## run A
==> flow/design.v (excerpt) <==
module top(
    input wire clk,
    input wire reset,
    input wire [7:0] next_in,
    output wire [7:0] f
    );
Size: ~1,300 cells after synthesis, roughly 140 flip-flops.
clock: 12.0 ns
lec_check: 0
cap_margin: 20
cell_pad_in_sites_detail_placement: 0
cell_pad_in_sites_global_placement: 1
core_aspect_ratio: 0.5
core_margin: 7
core_utilization: 33
cts_cluster_diameter: 392
cts_cluster_size: 98
place_density: 0.89
slew_margin: 20
tns_end_percent: 15
run.sh (not shown) runs the stock make flow with config.mk's settings and CLKGATE_MAP_FILE=.
Run A: flow completed, timing, DRC and antenna clean
For run B, these inputs were changed with respect to run A:
- PLACE_DENSITY no longer set, was 0.89
- CTS_CLUSTER_DIAMETER now 133, was 392
- CORE_UTILIZATION now 42, was 33
- TNS_END_PERCENT no longer set, was 15
- CORE_MARGIN now 2, was 7
- CELL_PAD_IN_SITES_DETAIL_PLACEMENT no longer set, was 0
- CTS_CLUSTER_SIZE now 20, was 98
- CORE_ASPECT_RATIO no longer set, was 0.5
- the clock period (ns, I/O delays scaled along) now 10.0, was 12.0
| run B | all stages done | FAIL | setup timing |. No stage failed in run A, and the final checks on the layout all came back clean. Measured against each other, run B and run A differ in global-route usage over all layers, the lower figure coming from run A. Run B — pin count of the biggest net entering global routing about 32% higher, run A as reference. Run A → run B: worst hold margin went up; transition time at the pin with the least slew margin went down; sum of net half-perimeters after detailed placement went up; count of filler cells inserted in the layout went down.
## Diff of input files: run C against run B
- an added MAX_ROUTING_LAYER of met4
- an added GPL_TIMING_DRIVEN of 0
Notes after the runs:
Of the two candidates, run B has the better timing-limited maximum frequency and run C the worse one.
Run B → run C: global-route wire length before repair -1.5%, shortest clock period the worst path allows after layout grew by 0.10 ns, average wire per standard cell climbed 5.9%.
The layout from run C, despite a flow that completed every stage, fails the layout checks, with the failing checks listed as setup timing.

build 51:
top again, from the RTL that the note above started with.
## top
module top(
    input wire clk,
    input wire reset,
    input wire [7:0] next_in,
    output wire [7:0] f
    );
    wire [7:0] r1,r2,r3,r4,r5,r6,r7,r8,r9,r10;  
    wire [9:0] load, mul_en, add1_en, add2_en, mul_read, add1_read, add2_read;
    wire [3:0] state;
    controller C1(
        clk,
        reset,
        state,
        load, mul_en, add1_en, add2_en, mul_read, add1_read, add2_read  
    );
    datapath DP1(
        clk,
        reset,
        state,
        next_in,
        load, mul_en, add1_en, add2_en, mul_read, add1_read, add2_read,  
        r1,r2,r3,r4,r5,r6,r7,r8,r9,r10,  
        f
    );
endmodule
Settings: LEC_CHECK=0, CAP_MARGIN=20, CELL_PAD_IN_SITES_DETAIL_PLACEMENT=1, CELL_PAD_IN_SITES_GLOBAL_PLACEMENT=0, CORE_ASPECT_RATIO=0.5, CORE_MARGIN=7, CORE_UTILIZATION=33, CTS_CLUSTER_DIAMETER=392, CTS_CLUSTER_SIZE=98, HOLD_SLACK_MARGIN=0.28, PLACE_DENSITY_LB_ADDON=0.11, SLEW_MARGIN=20, TNS_END_PERCENT=15; clock period 12.0 ns.
Setup changes, build 51 to build 13
-- flow/config.mk --
<<< build 51, line 12
export CORE_MARGIN = 7
export CORE_UTILIZATION = 33
export CTS_CLUSTER_DIAMETER = 392
export CTS_CLUSTER_SIZE = 98
export HOLD_SLACK_MARGIN = 0.28
export PLACE_DENSITY_LB_ADDON = 0.11
>>> build 13, line 12
export CORE_MARGIN = 7
export CORE_UTILIZATION = 56
export CTS_CLUSTER_DIAMETER = 392
export CTS_CLUSTER_SIZE = 98
export PLACE_DENSITY_LB_ADDON = 0.11
--- outcome ---
Run comparison: build 51 endpoint of the worst setup timing path DP1.reg1.data[7]; build 13 endpoint of the worst setup timing path DP1.reg2.data[7]
Of build 13 and build 51, it is build 13 that has the lower final non-filler cell area.
The final reports for build 13 and build 51 show static power due to leakage higher in the former.
The wire length of the first global-routing pass of build 13 was inferior to that of build 51.
Input-level comparison between build 77 and build 13:
-- flow/config.mk --
<<< build 13, line 9
export CELL_PAD_IN_SITES_DETAIL_PLACEMENT = 1
export CELL_PAD_IN_SITES_GLOBAL_PLACEMENT = 0
export CORE_ASPECT_RATIO = 0.5
export CORE_MARGIN = 7
export CORE_UTILIZATION = 56
export CTS_CLUSTER_DIAMETER = 392
>>> build 77, line 9
export CELL_PAD_IN_SITES_DETAIL_PLACEMENT = 1
export CORE_ASPECT_RATIO = 2.0
export CORE_MARGIN = 2
export CORE_UTILIZATION = 33
export CTS_CLUSTER_DIAMETER = 392
[summary]
Sort build 77 and build 13 by height of the die asc -> top: build 13. Highest routing layer actually used = met5: build 13; highest routing layer actually used = met4: build 77. The higher area of combinational cells with multiple inputs of build 77 and build 13 is in build 13. | sequential share of layout area | build 77 vs build 13 | 0.46 points lower |. From build 77 to build 13, register bit total from synthesis did not move at all.
Inputs modified between build 77 and build 42:
==> flow/config.mk <==
export PLATFORM = sky130hd
export DESIGN_NAME = top
export DESIGN_NICKNAME = top
export VERILOG_FILES = /design/flow/design.v
export SDC_FILE = /design/flow/constraint.sdc
export NUM_CORES = 4
export LEC_CHECK = 0
export CAP_MARGIN = 20
export CORE_MARGIN = 2
export CORE_UTILIZATION = 65
export PLACE_DENSITY = 0.36
export SLEW_MARGIN = 20
==> flow/constraint.sdc <==
create_clock -name core_clock -period 11.3 [get_ports {clk}]
set_input_delay 2.2600 -clock core_clock [delete_from_list [all_inputs] [get_ports {clk}]]
set_output_delay 2.2600 -clock core_clock [all_outputs]
set_load 0.01 [all_outputs]
==> comparison <==
- Re number of gates resized after cts: build 42 and build 77 aren't equal, and the higher value belongs to build 42.
- Number of vias after detailed routing on build 42 is ahead of build 77.
- Re global placement routability congestion: build 42 and build 77 aren't equal, and the higher value belongs to build 42.
- Going from build 77 to build 42, register-to-register slack shrank by 0.18 ns, count of clock-buffer cells in the layout shrank by 5, inserted tap cell count shrank by 221, wire length on met3 grew by 110%, critical path depth shrank by about 4%.
- Lower overall power of the completed layout was reported by build 77, not build 42.
--- input diff build 42..build 9 ---
-- flow/config.mk --
<<< build 42, line 9
export CORE_MARGIN = 2
export CORE_UTILIZATION = 65
export PLACE_DENSITY = 0.36
export SLEW_MARGIN = 20
>>> build 9, line 9
export CORE_MARGIN = 2
export CORE_UTILIZATION = 72
export SETUP_SLACK_MARGIN = -0.41
export SLEW_MARGIN = 20
==> flow/constraint.sdc <==
create_clock -name core_clock -period 5.33 [get_ports {clk}]
set_input_delay 1.0660 -clock core_clock [delete_from_list [all_inputs] [get_ports {clk}]]
set_output_delay 1.0660 -clock core_clock [all_outputs]
set_load 0.01 [all_outputs]
Delta (build 9 minus build 42): share of synthesized registers carrying an async set or reset has remained practically unchanged; number of placed instances with taps included has increased; detailed placer's ending HPWL has increased.
Run status, build 9: aborted in global routing, error GRT-0116

Starting RTL as in the previous note.
make LEC_CHECK=0 ABC_AREA=1 CAP_MARGIN=20 CORE_MARGIN=2 CORE_UTILIZATION=72 CTS_CLUSTER_DIAMETER=400 CTS_CLUSTER_SIZE=95 PLACE_DENSITY=0.36 SLEW_MARGIN=20 finish   # period 7.55 ns
The first run did not get past 5_1_grt with GRT-0116.
Next try:
CTS_CLUSTER_DIAMETER = default   (was 400)
CTS_CLUSTER_SIZE = 15   (was 95)
PLACE_DENSITY = 0.66   (was 0.36)
clock period = 9.09 ns   (was 7.55 ns; I/O delays follow)
=> The new run passed the timing, design-rule and antenna checks; die size does not change; area after synthesis is unchanged; synthesized cell count is unchanged.
Next try:
CTS_CLUSTER_SIZE = default   (was 15)
PLACE_DENSITY = default   (was 0.66)
PLACE_DENSITY_LB_ADDON = 0.02   (was default)
TNS_END_PERCENT = 10   (was default)
clock period = 7.55 ns   (was 9.09 ns; I/O delays follow)
=>
- With this change the flow did not get past 5_1_grt
- area after synthesis does not change
- synthesized cell count is unchanged
- die size is unchanged
Next try:
ABC_AREA = default   (was 1)
CORE_UTILIZATION = 58   (was 72)
PLACE_DENSITY_LB_ADDON = default   (was 0.02)
TNS_END_PERCENT = default   (was 10)
clock period = 6.43 ns   (was 7.55 ns; I/O delays follow)
Outcome: The changed run produced a layout that fails on setup timing; die area is higher by a quarter to a third; synthesized cell count is lower by about a fifth; synthesized area stays flat.

top again, from the RTL that the note above started with.
// top
module top(
    input wire clk,
    input wire reset,
    input wire [7:0] next_in,
    output wire [7:0] f
    );
export LEC_CHECK = 0
export CAP_MARGIN = 20
export CELL_PAD_IN_SITES_DETAIL_PLACEMENT = 1
export CORE_ASPECT_RATIO = 0.5
export CORE_MARGIN = 7
export CORE_UTILIZATION = 33
export CTS_CLUSTER_DIAMETER = 392
export CTS_CLUSTER_SIZE = 16
export PLACE_DENSITY_LB_ADDON = 0.11
export SLEW_MARGIN = 20
create_clock -name core_clock -period 12.0 [get_ports {clk}]
Edit:
==> flow/config.mk (replaced) <==
export PLATFORM = sky130hd
export DESIGN_NAME = top
export DESIGN_NICKNAME = top
export VERILOG_FILES = /design/flow/design.v
export SDC_FILE = /design/flow/constraint.sdc
export NUM_CORES = 4
export LEC_CHECK = 0
export ABC_AREA = 1
export CAP_MARGIN = 20
export CORE_MARGIN = 2
export CORE_UTILIZATION = 72
export SLEW_MARGIN = 20
==> flow/constraint.sdc (replaced) <==
create_clock -name core_clock -period 13.2 [get_ports {clk}]
set_input_delay 2.6400 -clock core_clock [delete_from_list [all_inputs] [get_ports {clk}]]
set_output_delay 2.6400 -clock core_clock [all_outputs]
set_load 0.01 [all_outputs]
Total power shrinks by 5.8%.
Combinational power shrinks by 8.8%.
Wire length shrinks by 9.5%.
Synthesized area barely changes.
Cell area shrinks by 4.1%.
Fmax grows by 18%.
First-iteration DRC count grows by 72%.
Core utilization grows by 42 points.
Non-clock buffer count shrinks by 36.
Edit:
--- a/flow/config.mk
+++ b/flow/config.mk
@@ -7,6 +7,5 @@
 export LEC_CHECK = 0
-export ABC_AREA = 1
 export CAP_MARGIN = 20
 export CORE_MARGIN = 2
-export CORE_UTILIZATION = 72
+export CORE_UTILIZATION = 40
 export SLEW_MARGIN = 20
==> flow/constraint.sdc (replaced) <==
create_clock -name core_clock -period 12.0 [get_ports {clk}]
set_input_delay 2.4000 -clock core_clock [delete_from_list [all_inputs] [get_ports {clk}]]
set_output_delay 2.4000 -clock core_clock [all_outputs]
set_load 0.01 [all_outputs]
Outcome:
- The changed run completed without violations
- final cell count is lower by roughly a tenth
- clock power is higher by a few percent
- synthesized cell count is lower by about a fifth
- worst setup slack loses 2.8 ns
- power is higher by roughly a tenth
- die size is higher by well over a third
- count of clock-buffer cells in the layout is higher by 1
- flip-flop count is unchanged
- wire length is lower by a few percent
- fmax is lower by about a fifth
Edit:
--- a/flow/config.mk
+++ b/flow/config.mk
@@ -7,2 +7,3 @@
 export LEC_CHECK = 0
+export ABC_AREA = 1
 export CAP_MARGIN = 20
@@ -10,2 +11,3 @@
 export CORE_UTILIZATION = 40
+export CTS_CLUSTER_DIAMETER = 86
 export SLEW_MARGIN = 20
==> flow/constraint.sdc (replaced) <==
create_clock -name core_clock -period 13.6 [get_ports {clk}]
set_input_delay 2.7200 -clock core_clock [delete_from_list [all_inputs] [get_ports {clk}]]
set_output_delay 2.7200 -clock core_clock [all_outputs]
set_load 0.01 [all_outputs]
Final area goes down slightly; via count goes up by roughly a tenth; worst hold slack gets worse by 0.029 ns; routed wire length goes up by a few percent; fmax goes up by about a fifth.
Edit:
--- a/flow/config.mk
+++ b/flow/config.mk
@@ -7,7 +7,6 @@
 export LEC_CHECK = 0
-export ABC_AREA = 1
 export CAP_MARGIN = 20
 export CORE_MARGIN = 2
-export CORE_UTILIZATION = 40
-export CTS_CLUSTER_DIAMETER = 86
+export CORE_UTILIZATION = 72
+export PLACE_DENSITY = 0.66
 export SLEW_MARGIN = 20
==> flow/constraint.sdc (replaced) <==
create_clock -name core_clock -period 10.4 [get_ports {clk}]
set_input_delay 2.0800 -clock core_clock [delete_from_list [all_inputs] [get_ports {clk}]]
set_output_delay 2.0800 -clock core_clock [all_outputs]
set_load 0.01 [all_outputs]
Outcome:
- The new run finished but failed the layout checks on negative setup slack
- design area rises by 6.8%
- total power is higher by 38%
- synthesized area stays flat
- critical path depth went up by 3
- clock skew stays flat
- first-iteration DRC count rose by 130%
- setup slack gets worse by 4.0 ns
- synthesized cell count goes down by 22%
- sequential power went up by 35%
- final cell count goes down by 23%
Edit:
--- a/flow/config.mk
+++ b/flow/config.mk
@@ -10,3 +10,3 @@
 export CORE_UTILIZATION = 72
-export PLACE_DENSITY = 0.66
+export SETUP_SLACK_MARGIN = -0.29
 export SLEW_MARGIN = 20
==> flow/constraint.sdc (replaced) <==
create_clock -name core_clock -period 5.35 [get_ports {clk}]
set_input_delay 1.0700 -clock core_clock [delete_from_list [all_inputs] [get_ports {clk}]]
set_output_delay 1.0700 -clock core_clock [all_outputs]
set_load 0.01 [all_outputs]
After rerunning:
- With this change the flow died in 5_1_grt
- die size stays the same
- area after synthesis stays the same
- synthesized cell count does not change

top again, from the RTL that the note above started with.
clock: 10.0 ns
lec_check: 0
abc_area: 1
cap_margin: 20
cell_pad_in_sites_detail_placement: 1
cell_pad_in_sites_global_placement: 1
core_aspect_ratio: 1.2
core_margin: 9
core_utilization: 42
cts_cluster_diameter: 133
cts_cluster_size: 75
gpl_routability_driven: 0
gpl_timing_driven: 0
max_routing_layer: met4
setup_slack_margin: 1.59
slew_margin: 5
tns_end_percent: 50
Next try:
- CELL_PAD_IN_SITES_DETAIL_PLACEMENT: 1 -> not set
- CORE_ASPECT_RATIO: 1.2 -> not set
- CORE_MARGIN: 9 -> 2
- CTS_CLUSTER_DIAMETER: 133 -> 351
- CTS_CLUSTER_SIZE: 75 -> 98
- GPL_ROUTABILITY_DRIVEN: 0 -> not set
- GPL_TIMING_DRIVEN: 0 -> not set
- MAX_ROUTING_LAYER: met4 -> not set
- SETUP_SLACK_MARGIN: 1.59 -> not set
- SLEW_MARGIN: 5 -> 35
- TNS_END_PERCENT: 50 -> 30
Effect: Utilization shrinks by 7.7 points. Critical path depth went down by 3. Total power fell by 5.8%. Maximum frequency decreases by 7.5%. Area after synthesis does not change. Global-route usage went up by 0.96 points. Cell area decreases by 13%. Final cell count went down by 4.8%. Sequential cell count does not change.
Next try:
- CELL_PAD_IN_SITES_GLOBAL_PLACEMENT: 1 -> 0
- CORE_UTILIZATION: 42 -> 72
- CTS_CLUSTER_DIAMETER: 351 -> 133
- CTS_CLUSTER_SIZE: 98 -> 20
- PLACE_DENSITY_LB_ADDON: not set -> 0.2
- SLEW_MARGIN: 35 -> 20
- TNS_END_PERCENT: 30 -> not set
Final cell count came out lower by a little under a tenth.
Wire length came out lower by a little under a tenth.
Hold slack gets better by 0.0035 ns.
Setup slack gets worse by 0.086 ns.
Core utilization came out higher by 34 points.
Register-to-register slack gets worse by 0.09 ns.
Clock skew came out lower by 0.0041 ns.
Power came out higher by a few percent.
Design area came out lower slightly.
Clock power came out higher by roughly a tenth.
Via count came out higher by roughly a tenth.
Next try:
- CELL_PAD_IN_SITES_DETAIL_PLACEMENT: not set -> 1
- CELL_PAD_IN_SITES_GLOBAL_PLACEMENT: 0 -> 3
- CORE_ASPECT_RATIO: not set -> 0.5
- CORE_UTILIZATION: 72 -> 42
- CTS_CLUSTER_DIAMETER: 133 -> 351
- CTS_CLUSTER_SIZE: 20 -> 98
- PLACE_DENSITY_LB_ADDON: 0.2 -> not set
- SLEW_MARGIN: 20 -> 35
- TNS_END_PERCENT: not set -> 30
After rerunning:
- hold slack gains 0.0059 ns
- design area came out higher by 2.4%
- utilization came out lower by 33 points

top again, from the RTL that the note above started with.
clock: 6.27 ns
lec_check: 0
cap_margin: 30
cell_pad_in_sites_global_placement: 1
core_aspect_ratio: 0.92
core_margin: 2
core_utilization: 72
cts_cluster_diameter: 54
cts_cluster_size: 61
place_density_lb_addon: 0.03
setup_slack_margin: 1.86
slew_margin: 20
tns_end_percent: 40
The starting point aborted during 3_1_place_gp_skip_io.
Then changed:
Settings changed: CAP_MARGIN 30 to 20, CELL_PAD_IN_SITES_GLOBAL_PLACEMENT 1 to not set, CORE_ASPECT_RATIO 0.92 to not set, CORE_UTILIZATION 72 to 40, CTS_CLUSTER_DIAMETER 54 to not set, CTS_CLUSTER_SIZE 61 to not set, PLACE_DENSITY_LB_ADDON 0.03 to not set, SETUP_SLACK_MARGIN 1.86 to not set, TNS_END_PERCENT 40 to not set.
Clock period 6.27 ns to 10.7 ns, I/O delays scaled along.
After rerunning: The changed run produced a clean layout; die size rose by about 80%; area after synthesis is unchanged; synthesized cell count does not change.
Then changed:
Clock period 10.7 ns to 11.6 ns, I/O delays scaled along.
The changed run went through all stages and came out clean; design area decreases by about 5%; total power is lower by 7.0%; wire length goes down by 2.4%; area after synthesis does not change; core utilization decreases by 2.5 points; final cell count is lower by 2.4%.
Then changed:
Settings changed: ABC_AREA set to 1, CORE_UTILIZATION 40 to 72, CTS_CLUSTER_SIZE set to 15, PLACE_DENSITY set to 0.84.
Clock period 11.6 ns to 8.6 ns, I/O delays scaled along.
The changed run ran to the end with violations: setup timing.
Worst hold slack got worse by 0.015 ns.
Cell area increases by 8.2%.
Synthesized area barely changes.
Sequential power increases by 33%.
Total power increases by 41%.
Power figures rest on the tool's default switching activity, not on a simulated workload.
